// pipelined_cordic
module pipelined_cordic(
    input Clk, Rst,
    input signed[15:0] x_in, y_in, theta_in,
    output reg signed[15:0] sine_theta,
    output reg signed[15:0] cosine_theta
);
For scale: roughly 82 I/O pins.
==> flow/config.mk <==
export PLATFORM = sky130hd
export DESIGN_NAME = pipelined_cordic
export DESIGN_NICKNAME = pipelined_cordic
export VERILOG_FILES = /design/flow/design.v
export SDC_FILE = /design/flow/constraint.sdc
export NUM_CORES = 4
export LEC_CHECK = 0
export ABC_AREA = 1
export CAP_MARGIN = 20
export CORE_ASPECT_RATIO = 1.35
export CORE_MARGIN = 2
export CORE_UTILIZATION = 72
export CTS_CLUSTER_DIAMETER = 394
export CTS_CLUSTER_SIZE = 99
export PLACE_DENSITY = 0.6
export SETUP_SLACK_MARGIN = -0.16
export SLEW_MARGIN = 20
==> flow/constraint.sdc <==
create_clock -name core_clock -period 1.92 [get_ports {Clk}]
set_input_delay 0.3840 -clock core_clock [delete_from_list [all_inputs] [get_ports {Clk}]]
set_output_delay 0.3840 -clock core_clock [all_outputs]
set_load 0.01 [all_outputs]
run.sh (not shown) runs the stock make flow with config.mk's settings and CLKGATE_MAP_FILE=.
The first run failed in clock tree synthesis (4_1_cts).
Change:
ABC_AREA = unset   (was 1)
CORE_ASPECT_RATIO = unset   (was 1.35)
CORE_UTILIZATION = 40   (was 72)
CTS_CLUSTER_DIAMETER = unset   (was 394)
CTS_CLUSTER_SIZE = unset   (was 99)
SETUP_SLACK_MARGIN = unset   (was -0.16)
clock period = 3.96 ns   (was 1.92 ns; I/O delays follow)
With this change the flow went through all stages and came out clean.
Synthesized area came out lower by 9.1%.
Die size came out higher by 63%.
Synthesized cell count is lower by 27%.
Change:
CORE_UTILIZATION = 72   (was 40)
PLACE_DENSITY = 0.67   (was 0.6)
SETUP_SLACK_MARGIN = -0.17   (was unset)
TNS_END_PERCENT = 5   (was unset)
clock period = 2.88 ns   (was 3.96 ns; I/O delays follow)
With this change the flow finished but fails on setup timing. Fmax rose by 9.9%. Critical path depth rose by 3. Synthesized cell count does not change.
Change:
CORE_ASPECT_RATIO = 1.61   (was unset)
CORE_UTILIZATION = 48   (was 72)
HOLD_SLACK_MARGIN = 0.18   (was unset)
PLACE_DENSITY = 0.6   (was 0.67)
SETUP_SLACK_MARGIN = unset   (was -0.17)
TNS_END_PERCENT = unset   (was 5)
clock period = 4.5 ns   (was 2.88 ns; I/O delays follow)
Result: With this change the flow completed without violations; critical path depth fell by 6; maximum frequency fell by 11%; design area fell by 8.1%; global-route usage fell by 13 points; first-iteration DRC count fell by 51%.
Change:
ABC_AREA = 1   (was unset)
CORE_ASPECT_RATIO = 1.33   (was 1.61)
CORE_MARGIN = 4   (was 2)
CORE_UTILIZATION = 42   (was 48)
HOLD_SLACK_MARGIN = unset   (was 0.18)
PLACE_DENSITY = unset   (was 0.6)
PLACE_DENSITY_LB_ADDON = 0.02   (was unset)
clock period = 4.79 ns   (was 4.5 ns; I/O delays follow)
Result:
- The changed run finished clean
- non-clock buffer count goes down by 12
- flip-flop count does not change
- fmax goes up by about 3.4%
Change:
CORE_ASPECT_RATIO = unset   (was 1.33)
CORE_MARGIN = 2   (was 4)
CORE_UTILIZATION = 72   (was 42)
CTS_CLUSTER_DIAMETER = 327   (was unset)
CTS_CLUSTER_SIZE = 96   (was unset)
PLACE_DENSITY = 0.42   (was unset)
PLACE_DENSITY_LB_ADDON = unset   (was 0.02)
clock period = 2.21 ns   (was 4.79 ns; I/O delays follow)
After rerunning: With this change the flow ended with an error in clock tree synthesis (4_1_cts). Synthesized cell count is unchanged. Die size came out lower by 43%. Synthesized area stays the same.


## old
Starting RTL as in the previous note.
Settings: LEC_CHECK=0, ABC_AREA=1, CAP_MARGIN=30, CELL_PAD_IN_SITES_DETAIL_PLACEMENT=1, CELL_PAD_IN_SITES_GLOBAL_PLACEMENT=2, CORE_ASPECT_RATIO=2.0, CORE_MARGIN=2, CORE_UTILIZATION=20, CTS_CLUSTER_SIZE=76, GPL_ROUTABILITY_DRIVEN=1, GPL_TIMING_DRIVEN=0, HOLD_SLACK_MARGIN=0.18, MIN_ROUTING_LAYER=met2, PLACE_DENSITY=0.67, SLEW_MARGIN=30, TNS_END_PERCENT=15; clock period 5.45 ns.
The following lists how new was set up differently from old:
- TNS_END_PERCENT removed (was 15)
- SETUP_SLACK_MARGIN newly set to -0.25
- SLEW_MARGIN changed from 30 to 40
- CTS_CLUSTER_DIAMETER newly set to 379
- CORE_UTILIZATION changed from 20 to 72
- PLACE_DENSITY removed (was 0.67)
- HOLD_SLACK_MARGIN removed (was 0.18)
- GPL_ROUTABILITY_DRIVEN removed (was 1)
- CELL_PAD_IN_SITES_GLOBAL_PLACEMENT removed (was 2)
- MIN_ROUTING_LAYER removed (was met2)
- CORE_ASPECT_RATIO removed (was 2.0)
- GPL_TIMING_DRIVEN removed (was 0)
- CAP_MARGIN changed from 30 to 5
- CELL_PAD_IN_SITES_DETAIL_PLACEMENT removed (was 1)
- CTS_CLUSTER_SIZE changed from 76 to 17
- the clock period (ns, I/O delays scaled along) changed from 5.45 to 2.43
==> comparison <==
- Per the final summary, old finished and its layout is clean on timing, DRC and antenna.
- The flow completed for new, but it is not clean: the layout still shows negative setup slack.
- Cmp new vs old: tap cell count lower in new
- Delta (new minus old): count of placed standard cells including taps saw a decrease, placed wire-length estimate after detailed placement saw a decrease.


== job 8795 ==
Starting RTL as in the previous note.
## pipelined_cordic
module pipelined_cordic(
    input Clk, Rst,
    input signed[15:0] x_in, y_in, theta_in,
    output reg signed[15:0] sine_theta,
    output reg signed[15:0] cosine_theta
);
Settings: LEC_CHECK=0, ABC_AREA=1, CAP_MARGIN=35, CORE_MARGIN=2, CORE_UTILIZATION=72, CTS_CLUSTER_DIAMETER=379, CTS_CLUSTER_SIZE=17, SETUP_SLACK_MARGIN=0.09, SLEW_MARGIN=20; clock period 2.43 ns.
FAIL job 8795 @ 5_1_grt: tool exited with error
Inputs modified between job 8795 and job 3689:
- a deleted SETUP_SLACK_MARGIN that had been 0.09
- an added PLACE_DENSITY of 0.78
- a deleted CTS_CLUSTER_SIZE that had been 17
- a deleted CTS_CLUSTER_DIAMETER that had been 379
- a deleted ABC_AREA that had been 1
- a change of CAP_MARGIN from 35 to 20
- a change of the clock period (ns, I/O delays scaled along) from 2.43 to 3.16
--- outcome ---
Completing all stages was not enough for job 3689: its layout failed the final checks because of negative setup slack.
Mean cell area of the mapped netlist: job 3689 vs job 8795 up about 24%
Compared with job 8795, job 3689 shows a lower die size.
Diff job 8795..job 3689 | fraction of registers with async set or reset after synthesis | negligible
The chip area in the Yosys report number comes out higher for job 8795 vs job 3689.
The following lists how job 9428 was set up differently from job 3689:
- setting SETUP_SLACK_MARGIN to -0.17 for the first time
- changing PLACE_DENSITY from 0.78 to 0.67
- changing the clock period (ns, I/O delays scaled along) from 3.16 to 3.07
## What came out
- Complete run, failing final checks: job 9428, reason negative setup slack.
- Job 9428 vs job 3689, delay of the slowest critical-path stage went down by 50 ps.
- Going from job 3689 to job 9428, synthesized cell count shows no meaningful change; global-route usage went up by 0.17 points; global-route wire length before repair +0.90%; total placed cells including tap cells up 1.2%.
- Job 3689 has lower logic depth of the worst path, buffers included than job 9428.
- Diff job 3689 -> job 9428 | cell area after placement | up slightly
Relative to job 9428, the following input files were edited for job 672:
- SETUP_SLACK_MARGIN no longer set, was -0.17
- CTS_CLUSTER_SIZE now 99, previously not set
- CORE_ASPECT_RATIO now 0.5, previously not set
- CTS_CLUSTER_DIAMETER now 394, previously not set
- ABC_AREA now 1, previously not set
- TNS_END_PERCENT now 5, previously not set
- PLACE_DENSITY now 0.6, was 0.67
- the clock period (ns, I/O delays scaled along) now 1.92, was 3.07
==> comparison <==
- Largest non-sequential cell family by area: adder cells -> job 9428, simple AND/OR/NAND/NOR gates -> job 672
- Compared with job 9428, in job 672 xor/xnor share of the synthesized area dropped 2.7 points, die area climbed about 10%, fraction of the mapped netlist area in compound gates dropped 5.5 points, deepest clock path buffer count barely changed, net count after synthesis climbed 32%.
- Cell count after synthesis is higher on job 672
- Job 672: it failed during 5_1_grt, and the tool reported GRT-0232.
- Of job 672 and job 9428, job 9428 shows the lower overall die width, with job 672 above it.
- Starting utilization of the core area: job 672 > job 9428
- Looking at area after synthesis across both flows, job 672 is the weaker of the two, with job 9428 ahead.
- Compared with job 9428, job 672 shows a yosys stat chip area that is 10% higher.
- Job 672 ends up with a sequential-to-total area share from yosys stat that is 3.3 points lower than in job 9428.


## run A
The RTL this note starts from:
==> flow/design.v <==
module pipelined_cordic(
    input Clk, Rst,
    input signed[15:0] x_in, y_in, theta_in,
    output reg signed[15:0] sine_theta,
    output reg signed[15:0] cosine_theta
);
reg signed [15:0] x[0:15], y[0:15], theta[0:15], x_out[0:15], y_out[0:15], theta_out[0:15];
wire signed [15:0] atan_out [0:15];
reg [3:0] stage;  
assign atan_out[0] = 16'b0011001001000100;
assign atan_out[1] = 16'b0001110110101100;
assign atan_out[2] = 16'b0000111110101101;
assign atan_out[3] = 16'b0000011111110101;
assign atan_out[4] = 16'b0000001111111110;
assign atan_out[5] = 16'b0000001000000000;
assign atan_out[6] = 16'b0000000100000000;
assign atan_out[7] = 16'b0000000010000000;
assign atan_out[8] = 16'b0000000001000000;
assign atan_out[9] = 16'b0000000000100000;
assign atan_out[10] = 16'b0000000000010000;
assign atan_out[11] = 16'b0000000000001000;
assign atan_out[12] = 16'b0000000000000100;
assign atan_out[13] = 16'b0000000000000010;
assign atan_out[14] = 16'b0000000000000001;
assign atan_out[15] = 16'b0000000000000000;
genvar i;
generate
    for (i = 0; i < 16; i = i + 1) begin : stages
        always @(posedge Clk or posedge Rst) begin
            if (Rst)
                begin
                    x[i] <= 0;
                    y[i] <= 0;
                    theta[i] <= 0;
                end
            else 
                begin
                    if (i == 0) begin
                        x[i] <= x_in;
                        y[i] <= y_in;
                        theta[i] <= theta_in;
                    end else begin
                        x[i] <= x_out[i-1];
                        y[i] <= y_out[i-1];
                        theta[i] <= theta_out[i-1];
                    end
                end
        end
        always @(*) begin
            if (theta[i][15] == 1) begin
                x_out[i] = x[i] + (y[i] >>> (i));
                y_out[i] = y[i] - (x[i] >>> (i));
                theta_out[i] = theta[i] + atan_out[i];
            end else begin
                x_out[i] = x[i] - (y[i] >>> (i));
                y_out[i] = y[i] + (x[i] >>> (i));
                theta_out[i] = theta[i] - atan_out[i];
            end
        end
    end
endgenerate
always @(posedge Clk or posedge Rst) begin
    if (Rst) begin
        sine_theta <= 0;
        cosine_theta <= 0;
    end else begin
        sine_theta <= y_out[15];  
        cosine_theta <= x_out[15];  
    end
end
endmodule
Settings: LEC_CHECK=0, CAP_MARGIN=0, CELL_PAD_IN_SITES_DETAIL_PLACEMENT=1, CELL_PAD_IN_SITES_GLOBAL_PLACEMENT=3, CORE_MARGIN=10, CORE_UTILIZATION=43, CTS_CLUSTER_DIAMETER=121, MAX_ROUTING_LAYER=met4, PLACE_DENSITY=0.49, SLEW_MARGIN=30; clock period 2.54 ns.
Nothing crashed in run A and all stages finished; the problem is that the final layout failed, the offending checks being setup timing.
Inputs modified between run A and run B:
Settings: a deleted MAX_ROUTING_LAYER that had been met4; a deleted CELL_PAD_IN_SITES_GLOBAL_PLACEMENT that had been 3; a change of PLACE_DENSITY from 0.49 to 0.6; a change of CORE_MARGIN from 10 to 2; a change of CORE_UTILIZATION from 43 to 54; a deleted CTS_CLUSTER_DIAMETER that had been 121; a change of CAP_MARGIN from 0 to 20; a deleted CELL_PAD_IN_SITES_DETAIL_PLACEMENT that had been 1; a change of SLEW_MARGIN from 30 to 20; a change of the clock period (ns, I/O delays scaled along) from 2.54 to 3.96.
## What came out
H-tree depth: run A vs run B identical
The clock latency on the worst-skew pair in run B was lower than what run A gave.
The standard cells in run B occupy less silicon area than those in run A do.
Run B | stages: all done | timing, DRC, antenna: all pass
diff inputs: run B => run C
Settings: setting SETUP_SLACK_MARGIN to -0.16 for the first time; setting CORE_ASPECT_RATIO to 1.35 for the first time; changing CAP_MARGIN from 20 to 0; changing CORE_UTILIZATION from 54 to 72; setting HOLD_SLACK_MARGIN to 0.28 for the first time; setting CTS_CLUSTER_SIZE to 99 for the first time; setting ABC_AREA to 1 for the first time; setting CTS_CLUSTER_DIAMETER to 394 for the first time; changing the clock period (ns, I/O delays scaled along) from 3.96 to 1.92.
[summary]
- Run C never completed; the flow aborted with a tool error in clock tree synthesis.
- Floorplan check, run C vs run B: die outline smaller in run C
- Overall die width down 22% in run C wrt run B
- In the reports for run B and run C, the larger number of standard-cell rows in the floorplan belongs to run C.
- Of run C and run B, it is run C that has the lower fraction of synthesized cell area in xor and xnor cells.
- In the flow results for run B and run C, the total core area is smaller on run C.
- Going from run B to run C, post-synthesis cell count from yosys increased by 37% relative to the old numbers; netlist area before placement saw an increase; area reported by Yosys stat up about 10%.
- Delta(floorplan core density, run C - run B) > 0
- Against run B, final RePlAce weighted congestion in run C rose by more than 10%.
- Run C: instance count of the mapped netlist about 37% above run B
Here is what was changed in the inputs of run D compared with run C.
Settings: clearing PLACE_DENSITY, which used to be 0.6; clearing CORE_ASPECT_RATIO, which used to be 1.35; clearing CTS_CLUSTER_SIZE, which used to be 99; swapping 0 for 20 in CAP_MARGIN; swapping 72 for 70 in CORE_UTILIZATION; clearing HOLD_SLACK_MARGIN, which used to be 0.28; clearing CTS_CLUSTER_DIAMETER, which used to be 394; swapping -0.16 for 0.91 in SETUP_SLACK_MARGIN; clearing ABC_AREA, which used to be 1; swapping 1.92 for 3.33 in the clock period (ns, I/O delays scaled along).
Run D went all the way through synthesis, placement and routing and the layout is clean on timing, DRC and antenna.
Summary — synthesized cell count, run D relative to run C: lower, by about 27%.
On arithmetic-cell share of the synthesized area counting full adders, half adders and majority gates: between run D and run C, it ends up higher for run D.
Looking at detailed-placement wirelength estimate, run D sits 64,000 um below run C.
Delta (run D minus run C): die outline area shows a reduction of 5400 sq um, area reported by Yosys stat saw a decrease.
Here is what was changed in the inputs of run E compared with run D.
Settings: putting CELL_PAD_IN_SITES_GLOBAL_PLACEMENT at 2 where nothing was set; swapping 70 for 40 in CORE_UTILIZATION; putting PLACE_DENSITY at 0.82 where nothing was set; putting CTS_CLUSTER_DIAMETER at 94 where nothing was set; swapping 0.91 for 0.95 in SETUP_SLACK_MARGIN; swapping 3.33 for 4.5 in the clock period (ns, I/O delays scaled along).
### Flow results
Run E has completed all stages; timing, DRC and antenna checks passed. The via count reported for run E is lower than the one for run D. Looking at sum of met3 wire segment lengths after detailed routing, run E sits about 60% lower than run D does. Compared run E vs run D, and clock latency reported for the late side of the worst-skew pair is up in run E.


// pipelined_cordic: RTL as listed in full above, without the edits since
export LEC_CHECK = 0
export CAP_MARGIN = 30
export CORE_ASPECT_RATIO = 1.61
export CORE_MARGIN = 2
export CORE_UTILIZATION = 38
export CTS_CLUSTER_SIZE = 76
export GPL_TIMING_DRIVEN = 1
export HOLD_SLACK_MARGIN = 0.18
export PLACE_DENSITY = 0.67
export SLEW_MARGIN = 30
export TNS_END_PERCENT = 15
create_clock -name core_clock -period 5.45 [get_ports {Clk}]
The first run finished clean.
Next try:
Settings changed: ABC_AREA set to 1, CAP_MARGIN 30 to 20, CORE_ASPECT_RATIO 1.61 to not set, CORE_UTILIZATION 38 to 72, CTS_CLUSTER_DIAMETER set to 394, CTS_CLUSTER_SIZE 76 to 99, GPL_TIMING_DRIVEN 1 to not set, HOLD_SLACK_MARGIN 0.18 to not set, PLACE_DENSITY 0.67 to 0.6, SLEW_MARGIN 30 to 20, TNS_END_PERCENT 15 to not set.
Clock period 5.45 ns to 1.92 ns, I/O delays scaled along.
After rerunning: With this change the flow failed in clock tree synthesis, error DPL-0038. Synthesized cell count climbs by 37%. Area after synthesis climbs by 10%. Die size drops by 42%.
